== build 65 ==
Design archon_top, start of the top module:
module archon_top (
    input wire clk,
    input wire reset,  
    input wire [15:0] external_entropy_in,  
    input wire [7:0] analog_entropy_raw,    
    input wire [1:0] ml_predicted_action,  
    input wire ml_risk_flag_top,           
    input wire manual_lock_top,            
    input wire analog_lock_override,
    input wire analog_flush_override,
    input wire quantum_override_signal,  
    input wire [1:0] mission_profile,          
    input wire override_authentication_valid,  
    input wire [7:0] entropy_threshold_fsm,    
    output wire [3:0] cpu_debug_pc,
    output wire [15:0] cpu_debug_instr,
    output wire cpu_debug_stall,
    output wire cpu_debug_flush,
    output wire cpu_debug_lock,
    output wire [7:0] cpu_debug_fsm_entropy_log,
    output wire [2:0] cpu_debug_fsm_instr_type_log,
    output wire cpu_debug_hazard_flag,
    output wire [1:0] cpu_debug_fsm_state,
    output wire cpu_debug_shock_detected,
    output wire [1:0] cpu_debug_classified_entropy,
    output wire system_enable_fire_pulse  
);
make LEC_CHECK=0 ABC_AREA=1 CAP_MARGIN=15 CORE_ASPECT_RATIO=0.96 CORE_MARGIN=2 CORE_UTILIZATION=72 CTS_CLUSTER_DIAMETER=381 CTS_CLUSTER_SIZE=15 MAX_ROUTING_LAYER=met4 PLACE_DENSITY_LB_ADDON=0.06 SLEW_MARGIN=15 TNS_END_PERCENT=95 finish   # period 9.88 ns
run.sh (not shown) runs the stock make flow with config.mk's settings and CLKGATE_MAP_FILE=.
Although it ran to completion, build 65 produced a layout that fails the final checks because of setup timing.
What build 11 does differently from build 65 at the input level:
Settings: a deleted CORE_ASPECT_RATIO that had been 0.96; a deleted PLACE_DENSITY_LB_ADDON that had been 0.06; a change of CAP_MARGIN from 15 to 20; a deleted TNS_END_PERCENT that had been 95; a deleted MAX_ROUTING_LAYER that had been met4; a deleted CTS_CLUSTER_SIZE that had been 15; a deleted CTS_CLUSTER_DIAMETER that had been 381; a deleted ABC_AREA that had been 1; a change of CORE_UTILIZATION from 72 to 52; a change of SLEW_MARGIN from 15 to 20.
### Flow results
- Ran to the end and failed final checks on setup timing: build 65.
- Build 11 finished all stages; however, its layout fails the closing checks, the failures being setup timing.
- Final worst setup slack on build 11 is down relative to build 65.
- Per the comparison of build 11 with build 65, die area increased by about 46% relative to the old numbers, cell area increased by 8.7% relative to the old numbers, portion of the clock cycle consumed by the worst path in the final layout increased by 2.8 points relative to the old numbers.
- Number of clock buffers inserted by TritonCTS of build 11 exceeds that of build 65 by more than half.
- Per the comparison of build 11 with build 65, first-iteration DRC count lower, worst slack on hold paths climbed 18 ps.
Here is what was changed in the inputs of build 88 compared with build 11.
Settings: CORE_UTILIZATION now 34, was 52; the clock period (ns, I/O delays scaled along) now 20.9, was 9.88.
Notes after the runs:
The final layout from build 88, which completed every stage, passed the timing, DRC and antenna checks at the end of the flow. Re final design utilization: build 88 and build 11 aren't equal, and the lower value belongs to build 88. Build 88 leaves more setup margin than build 11. Build 88 and build 11 ended up with roughly the same sequential cell count of the final layout. Diff build 88 and build 11: cell area higher in build 11. In build 88 relative to build 11, met2 layer wire length in the routed design had gone down by a little under 10%.
What build 79 does differently from build 88 at the input level:
Settings: a change of CAP_MARGIN from 20 to 15; a change of CORE_UTILIZATION from 34 to 72; a change of the clock period (ns, I/O delays scaled along) from 20.9 to 11.0.
[summary]
Build 79: all stages done; final checks FAILED (setup timing).
The sequential share of layout area on build 79 is in line with that on build 88.
Number of setup violations in the final report, build 79 and build 88: higher on build 79
Routed wire length sits higher in build 79 than in build 88.
Build 79 vs build 88 — mean number of vias per cell rose about 23%.
Worst-case register-to-register setup slack on build 79 is behind build 88.
Comparing build 79 and build 88, number of clock buffers inserted by TritonCTS is higher on build 88.


Starting RTL as in the previous note.
make LEC_CHECK=0 ABC_AREA=0 CAP_MARGIN=0 CELL_PAD_IN_SITES_DETAIL_PLACEMENT=2 CELL_PAD_IN_SITES_GLOBAL_PLACEMENT=3 CORE_ASPECT_RATIO=0.56 CORE_MARGIN=4 CORE_UTILIZATION=69 CTS_CLUSTER_SIZE=77 GPL_ROUTABILITY_DRIVEN=1 MAX_ROUTING_LAYER=met5 MIN_ROUTING_LAYER=met2 PLACE_DENSITY_LB_ADDON=0.22 SETUP_SLACK_MARGIN=1.76 SLEW_MARGIN=40 TNS_END_PERCENT=95 finish   # period 10.2 ns
The first run died in 3_1_place_gp_skip_io.
Next try:
Settings changed: ABC_AREA 0 to unset, CAP_MARGIN 0 to 20, CELL_PAD_IN_SITES_DETAIL_PLACEMENT 2 to unset, CELL_PAD_IN_SITES_GLOBAL_PLACEMENT 3 to unset, CORE_ASPECT_RATIO 0.56 to unset, CORE_MARGIN 4 to 2, CORE_UTILIZATION 69 to 66, CTS_CLUSTER_SIZE 77 to unset, GPL_ROUTABILITY_DRIVEN 1 to unset, MAX_ROUTING_LAYER met5 to unset, MIN_ROUTING_LAYER met2 to unset, PLACE_DENSITY_LB_ADDON 0.22 to unset, SETUP_SLACK_MARGIN 1.76 to unset, SLEW_MARGIN 40 to 20, TNS_END_PERCENT 95 to unset.
Clock period 10.2 ns to 13.2 ns, I/O delays scaled along.
Effect: Now the flow completed without violations. Area after synthesis is unchanged. Die size stays flat. Synthesized cell count stays the same.
Next try:
Settings changed: CORE_UTILIZATION 66 to 40, SETUP_SLACK_MARGIN set to 1.87.
Clock period 13.2 ns to 17.8 ns, I/O delays scaled along.
Effect: Synthesized area does not change; design area went up by 1.7%; routed wire length went up by 2.8%; register-to-register slack is better by 4800 ps; hold slack is worse by 5.0 ps; core utilization went down by 28 points; cell count went up by 11%.
Next try:
Settings changed: CTS_CLUSTER_SIZE set to 10, SETUP_SLACK_MARGIN 1.87 to 1.94.
Clock period 17.8 ns to 7.28 ns, I/O delays scaled along.
Outcome:
- The changed run reached the layout checks and failed them: negative setup slack
- global-route usage increases by 0.86 points
- design area grows by 7.1%
Next try:
Settings changed: CORE_UTILIZATION 40 to 66, CTS_CLUSTER_SIZE 10 to unset, SETUP_SLACK_MARGIN 1.94 to unset.
Clock period 7.28 ns to 13.0 ns, I/O delays scaled along.
What happened: This time the run completed with no timing, DRC or antenna violations; final area went down by about 7.5%; wire length fell by 7.4%; cell count falls by 14%.
Next try:
Settings changed: CORE_UTILIZATION 66 to 70.
Clock period 13.0 ns to 6.22 ns, I/O delays scaled along.
With this change the flow ran to the end with violations: negative setup slack.
Setup slack degrades by 3400 ps.
Utilization rises by 10 points.
Worst hold slack barely changes.
Cell count rises by 4.8%.
Die area falls by 5.6%.
Sequential share of layout area falls by 1.7 points.
Area after synthesis stays the same.
Final area rises by about 6%.
First-iteration DRC count rises by about 40%.


Setup of old:
archon_top again, from the RTL that the note above started with.
make LEC_CHECK=0 CAP_MARGIN=20 CELL_PAD_IN_SITES_DETAIL_PLACEMENT=1 CORE_ASPECT_RATIO=1.18 CORE_MARGIN=2 CORE_UTILIZATION=50 GPL_ROUTABILITY_DRIVEN=1 GPL_TIMING_DRIVEN=0 HOLD_SLACK_MARGIN=0.29 MAX_ROUTING_LAYER=met4 PLACE_DENSITY=0.54 SLEW_MARGIN=20 TNS_END_PERCENT=70 finish   # period 24.3 ns
No stage failed in old, and the final checks on the layout all came back clean.
Edits applied to the flow inputs when going from old to new:
==> flow/config.mk <==
export PLATFORM = sky130hd
export DESIGN_NAME = archon_top
export DESIGN_NICKNAME = archon_top
export VERILOG_FILES = /design/flow/design.v
export SDC_FILE = /design/flow/constraint.sdc
export NUM_CORES = 4
export LEC_CHECK = 0
export CAP_MARGIN = 20
export CORE_MARGIN = 2
export CORE_UTILIZATION = 52
export SLEW_MARGIN = 20
==> flow/constraint.sdc <==
create_clock -name core_clock -period 10.1 [get_ports {clk}]
set_input_delay 2.0200 -clock core_clock [delete_from_list [all_inputs] [get_ports {clk}]]
set_output_delay 2.0200 -clock core_clock [all_outputs]
set_load 0.01 [all_outputs]
Findings:
new: complete, dirty (setup timing). Changes observed in new relative to old: cell area after placement went up about 0.54%; number of non-filler instances in the completed layout decreased by 52 relative to the old numbers. Global routing usage on met1 is lower on new. [compare] base=old new=new: horizontal extent of the die rose by about 6.4%, fraction of met3 tracks used by global routing rose by 0.46 points.


== build 64 ==
archon_top again, from the RTL that the note above started with.
Settings: LEC_CHECK=0, ABC_AREA=1, CAP_MARGIN=15, CORE_ASPECT_RATIO=0.99, CORE_MARGIN=2, CORE_UTILIZATION=63, CTS_CLUSTER_SIZE=32, MAX_ROUTING_LAYER=met4, SLEW_MARGIN=15, TNS_END_PERCENT=95; clock period 14.1 ns.
Build 64 went all the way through the flow, and no timing, DRC or antenna check failed.
Input-level comparison between build 38 and build 64:
diff --git a/flow/config.mk b/flow/config.mk
--- a/flow/config.mk
+++ b/flow/config.mk
@@ -10 +10 @@
-export CORE_ASPECT_RATIO = 0.99
+export CORE_ASPECT_RATIO = 0.95
@@ -12,2 +12,2 @@
-export CORE_UTILIZATION = 63
-export CTS_CLUSTER_SIZE = 32
+export CORE_UTILIZATION = 72
+export CTS_CLUSTER_SIZE = 15
@@ -14,0 +15,2 @@
+export PLACE_DENSITY_LB_ADDON = 0.06
+export SETUP_SLACK_MARGIN = 0.93
==> flow/constraint.sdc <==
create_clock -name core_clock -period 9.96 [get_ports {clk}]
set_input_delay 1.9920 -clock core_clock [delete_from_list [all_inputs] [get_ports {clk}]]
set_output_delay 1.9920 -clock core_clock [all_outputs]
set_load 0.01 [all_outputs]
Notes after the runs:
Final checks on build 38, whose flow otherwise completed, came back failing, citing setup timing. Build 64 has a lower wire length reported by the detailed router than build 38. As far as footprint of the flip-flops and latches goes, build 38 and build 64 are indistinguishable; the numbers are identical. Diff build 38..build 64 | synthesized cell count | unchanged. Build 38: required time of the worst setup path 3.31 ns below build 64. Weighted congestion reported at the end of routability-driven placement: build 38 > build 64. The effective utilization at floorplan reported for build 38 is greater than that of build 64 by 9.9 points. On length of routed wiring on met1: between build 64 and build 38, it ends up lower for build 64. From build 64 to build 38 the numbers moved as follows: iteration tally of the first detailed-router pass -1. Build 64 → build 38: count of inserted tapcells has decreased, sequential share of layout area lower.
Modified inputs, build 50 compared to build 38
==> flow/config.mk <==
export PLATFORM = sky130hd
export DESIGN_NAME = archon_top
export DESIGN_NICKNAME = archon_top
export VERILOG_FILES = /design/flow/design.v
export SDC_FILE = /design/flow/constraint.sdc
export NUM_CORES = 4
export LEC_CHECK = 0
export ABC_AREA = 1
export CAP_MARGIN = 20
export CORE_MARGIN = 2
export CORE_UTILIZATION = 72
export SLEW_MARGIN = 20
==> flow/constraint.sdc <==
create_clock -name core_clock -period 23.9 [get_ports {clk}]
set_input_delay 4.7800 -clock core_clock [delete_from_list [all_inputs] [get_ports {clk}]]
set_output_delay 4.7800 -clock core_clock [all_outputs]
set_load 0.01 [all_outputs]
[summary]
[build 38] flow finished | final checks: failed | reasons: setup timing. Build 50: PASS, flow complete, no timing, DRC or antenna violations. Build 38 → build 50: number of buffer and inverter stages on the critical path now smaller; minimum setup slack after placement now larger; finished layout cell area now smaller; routed wire length now smaller. A timing startpoint of the critical path of ml_predicted_action[1] is what build 38 shows, while ml_predicted_action[0] belongs to build 50.
[inputs] build 73 vs build 50
diff --git a/flow/config.mk b/flow/config.mk
--- a/flow/config.mk
+++ b/flow/config.mk
@@ -8 +7,0 @@
-export ABC_AREA = 1
@@ -11 +10 @@
-export CORE_UTILIZATION = 72
+export CORE_UTILIZATION = 40
==> flow/constraint.sdc <==
create_clock -name core_clock -period 20.0 [get_ports {clk}]
set_input_delay 4.0000 -clock core_clock [delete_from_list [all_inputs] [get_ports {clk}]]
set_output_delay 4.0000 -clock core_clock [all_outputs]
set_load 0.01 [all_outputs]
Findings:
Compared with build 50, in build 73 number of non-clock inverters down 233, total cell area reported by yosys after synthesis rose by 6.4%. The transition at the pin with the smallest max-transition slack on build 73 is in line with that on build 50. Delta (build 73 minus build 50): number of clock-tree buffers in the layout higher.
Inputs modified between build 73 and build 44:
diff --git a/flow/config.mk b/flow/config.mk
--- a/flow/config.mk
+++ b/flow/config.mk
@@ -10 +10 @@
-export CORE_UTILIZATION = 40
+export CORE_UTILIZATION = 44
==> flow/constraint.sdc <==
create_clock -name core_clock -period 6.73 [get_ports {clk}]
set_input_delay 1.3460 -clock core_clock [delete_from_list [all_inputs] [get_ports {clk}]]
set_output_delay 1.3460 -clock core_clock [all_outputs]
set_load 0.01 [all_outputs]
Results
- Of build 73 and build 44, only build 73 finishes the flow clean.
- Finished, but not clean: build 44, with setup timing.
- Quantity of gates resized following cts sits higher in build 44 than in build 73.
- In build 44 the data arrival time of the critical path turned out 5.71 ns lower than in build 73.
- Build 73 -> build 44: count of multi-input combinational gates flat
- From build 73 to build 44 the numbers moved as follows: final period utilization increased 50 points; worst reg2reg path depth went up by 17%; flip-flop and latch share of the layout cell area went down 1.5 points; number of antenna violations at the first check in global routing lower.


== nickel ==
Starting RTL as in the previous note.
// archon_top
module archon_top (
    input wire clk,
    input wire reset,  
    input wire [15:0] external_entropy_in,  
    input wire [7:0] analog_entropy_raw,    
    input wire [1:0] ml_predicted_action,  
    input wire ml_risk_flag_top,           
    input wire manual_lock_top,            
    input wire analog_lock_override,
    input wire analog_flush_override,
    input wire quantum_override_signal,  
    input wire [1:0] mission_profile,          
    input wire override_authentication_valid,  
    input wire [7:0] entropy_threshold_fsm,    
    output wire [3:0] cpu_debug_pc,
    output wire [15:0] cpu_debug_instr,
    output wire cpu_debug_stall,
    output wire cpu_debug_flush,
    output wire cpu_debug_lock,
    output wire [7:0] cpu_debug_fsm_entropy_log,
    output wire [2:0] cpu_debug_fsm_instr_type_log,
    output wire cpu_debug_hazard_flag,
    output wire [1:0] cpu_debug_fsm_state,
    output wire cpu_debug_shock_detected,
    output wire [1:0] cpu_debug_classified_entropy,
    output wire system_enable_fire_pulse  
);
    wire archon_top_internal_hazard_to_cpu = 1'b0;  
    pipeline_cpu u_pipeline_cpu (
        .clk(clk),
        .reset(reset),
        .external_entropy_in(external_entropy_in),
        .analog_entropy_raw_in(analog_entropy_raw),
        .ml_predicted_action(ml_predicted_action),  
        .ml_risk_flag_in(ml_risk_flag_top),
        .manual_lock_in(manual_lock_top),
        .internal_hazard_flag_for_fsm(archon_top_internal_hazard_to_cpu),
        .analog_lock_override_in(analog_lock_override),
  ...
clock: 17.6 ns
lec_check: 0
abc_area: 1
cap_margin: 15
core_aspect_ratio: 1.13
core_margin: 9
core_utilization: 51
max_routing_layer: met4
place_density_lb_addon: 0.22
slew_margin: 15
tns_end_percent: 95
The following lists how onyx was set up differently from nickel:
- removing PLACE_DENSITY_LB_ADDON (formerly 0.22)
- changing CORE_ASPECT_RATIO from 1.13 to 0.99
- changing CORE_UTILIZATION from 51 to 68
- setting CTS_CLUSTER_SIZE to 32 for the first time
- changing CORE_MARGIN from 9 to 2
- changing the clock period (ns, I/O delays scaled along) from 17.6 to 14.1
Notes after the runs:
When onyx is measured against nickel, its post-route clock period utilization turns out 3.2 points higher.
Run comparison: nickel highest-delay cell along the critical path sky130_fd_sc_hd__ha_1; onyx highest-delay cell along the critical path sky130_fd_sc_hd__fa_1
From nickel to onyx the numbers moved as follows: buffers inserted during post-CTS setup optimization has remained practically unchanged, initial core utilization picked up an extra 17 points.
onyx | status: complete | timing, DRC, antenna: pass
[compare] base=nickel new=onyx: die size shrank by 0.020 mm².
Setup changes, onyx to raven
- a change of SLEW_MARGIN from 15 to 20
- a deleted CORE_ASPECT_RATIO that had been 0.99
- a deleted TNS_END_PERCENT that had been 95
- a deleted MAX_ROUTING_LAYER that had been met4
- a change of CTS_CLUSTER_SIZE from 32 to 100
- a change of CORE_UTILIZATION from 68 to 72
- a change of the clock period (ns, I/O delays scaled along) from 14.1 to 9.88
Results
- The flow completed for raven, but it is not clean: the layout still shows setup timing.
- raven against onyx: final-layout fill cell count -514, final core area utilization +6.7 points, final cell count without fillers +about 0.4%.
- Compared to onyx, raven has buffer count excluding the clock tree in the final layout 71 higher.
- NOTE first-pass GRT wire length onyx->raven increased by a few percent
- In raven, cell resize tally after clock tree synthesis is higher than in onyx.
- For raven, the top routing layer in use was met5, unlike onyx, where it was met4.
- Final area (higher): raven
- Per the comparison of raven with onyx, routed wire length on met2 saw an increase; worst setup margin -1330 ps.
Changes in pepper relative to raven:
- SETUP_SLACK_MARGIN now 2.49, previously not set
- CAP_MARGIN now 20, was 15
- CTS_CLUSTER_SIZE now 72, was 100
- CORE_UTILIZATION now 71, was 72
- PLACE_DENSITY_LB_ADDON now 0.06, previously not set
- CTS_CLUSTER_DIAMETER now 40, previously not set
--- outcome ---
raven finished all stages; however, its layout fails the closing checks, the failures being setup timing. pepper: complete, dirty (setup timing). Relative to raven, post-synthesis to final-layout area growth increased by 3.1 points in pepper. Taking raven as the reference, in pepper final total negative setup slack shows a reduction of 2970 ps; number of instances resized during post-cts repair went up; total wirelength of the detailed-routed design up 3100 µm. Period utilization delta for pepper relative to raven: 6.9 points higher.
